==> run E <==
==> flow/design.v <==
`timescale 1ns / 1ps
module TNS_dec_33(
    input wire clk,
    input wire rst_n,
    input wire [32:0] codein,
    output reg [30 - 1 : 0] dataout
    );
    wire [30 - 1 : 0] dataout_wire;
    assign dataout_wire = (codein[32]*847425747) + (codein[31]*564950498) + (codein[30]*282475249) + 
                    (codein[29]*121060821) + (codein[28]*80707214) + (codein[27]*40353607) + 
                    (codein[26]*17294403) + (codein[25]*11529602) + (codein[24]*5764801) + 
                    (codein[23]*2470629) + (codein[22]*1647086) + (codein[21]*823543) + 
                    (codein[20]*352947) + (codein[19]*235298) + (codein[18]*117649) + (codein[17]*50421) + (codein[16]*33614) + 
                    (codein[15]*16807) + (codein[14]*7203) + (codein[13]*4802) + (codein[12]*2401) + (codein[11]*1029) +
                    (codein[10]*686) + (codein[9]*343) + (codein[8]*147) + (codein[7]*98) + (codein[6]*49) +
                    (codein[5]*21) + (codein[4]*14) + (codein[3]*7) + (codein[2]*3) + (codein[1]*2) +
                    (codein[0]*1);
    always @(posedge clk or negedge rst_n) begin
        if (~rst_n) begin
            dataout <= 0;
        end
        else begin
            dataout <= dataout_wire;
        end
    end
endmodule
==> flow/run.sh <==
#!/bin/bash
# the make line also repeats each setting of config.mk as NAME=value (left out here)
make -C /OpenROAD-flow-scripts/flow DESIGN_CONFIG=/design/flow/config.mk WORK_HOME=/design/flow/orfs CLKGATE_MAP_FILE= finish
==> flow/config.mk <==
export PLATFORM = sky130hd
export DESIGN_NAME = TNS_dec_33
export DESIGN_NICKNAME = TNS_dec_33
export VERILOG_FILES = /design/flow/design.v
export SDC_FILE = /design/flow/constraint.sdc
export NUM_CORES = 4
export LEC_CHECK = 0
export ABC_AREA = 0
export CAP_MARGIN = 10
export CELL_PAD_IN_SITES_DETAIL_PLACEMENT = 1
export CELL_PAD_IN_SITES_GLOBAL_PLACEMENT = 3
export CORE_MARGIN = 2
export CORE_UTILIZATION = 35
export CTS_CLUSTER_DIAMETER = 276
export CTS_CLUSTER_SIZE = 89
export MAX_ROUTING_LAYER = met5
export MIN_ROUTING_LAYER = met2
export PLACE_DENSITY_LB_ADDON = 0.28
export SETUP_SLACK_MARGIN = 1.61
export SLEW_MARGIN = 20
export TNS_END_PERCENT = 85
==> flow/constraint.sdc <==
create_clock -name core_clock -period 6.48 [get_ports {clk}]
set_input_delay 1.2960 -clock core_clock [delete_from_list [all_inputs] [get_ports {clk}]]
set_output_delay 1.2960 -clock core_clock [all_outputs]
set_load 0.01 [all_outputs]
==> inputs of run C, as changes to run E <==
==> flow/config.mk (replaced) <==
export PLATFORM = sky130hd
export DESIGN_NAME = TNS_dec_33
export DESIGN_NICKNAME = TNS_dec_33
export VERILOG_FILES = /design/flow/design.v
export SDC_FILE = /design/flow/constraint.sdc
export NUM_CORES = 4
export LEC_CHECK = 0
export ABC_AREA = 0
export CAP_MARGIN = 20
export CORE_MARGIN = 2
export CORE_UTILIZATION = 72
export HOLD_SLACK_MARGIN = -0.09
export SLEW_MARGIN = 20
==> flow/constraint.sdc (replaced) <==
create_clock -name core_clock -period 6.58 [get_ports {clk}]
set_input_delay 1.3160 -clock core_clock [delete_from_list [all_inputs] [get_ports {clk}]]
set_output_delay 1.3160 -clock core_clock [all_outputs]
set_load 0.01 [all_outputs]
==> inputs of run Y, as changes to run E <==
==> flow/config.mk (replaced) <==
export PLATFORM = sky130hd
export DESIGN_NAME = TNS_dec_33
export DESIGN_NICKNAME = TNS_dec_33
export VERILOG_FILES = /design/flow/design.v
export SDC_FILE = /design/flow/constraint.sdc
export NUM_CORES = 4
export LEC_CHECK = 0
export ABC_AREA = 0
export CAP_MARGIN = 20
export CORE_MARGIN = 2
export CORE_UTILIZATION = 40
export CTS_CLUSTER_SIZE = 10
export SLEW_MARGIN = 20
export TNS_END_PERCENT = 10
==> flow/constraint.sdc (replaced) <==
create_clock -name core_clock -period 12.0 [get_ports {clk}]
set_input_delay 2.4000 -clock core_clock [delete_from_list [all_inputs] [get_ports {clk}]]
set_output_delay 2.4000 -clock core_clock [all_outputs]
set_load 0.01 [all_outputs]
==> comparison <==
- Run C did not get past 5_1_grt. Run Y went through all stages and came out clean. Run E completed and failed the layout checks on negative setup slack.
- Against run E, the cell count of run Y is smaller by 15%.
- Sequential share of layout area: run Y is higher than run E (1.2 points).
- Sequential cell count is the same in run E and run Y.
- Of run E and run Y, run Y has the higher setup slack (gap 3400 ps).
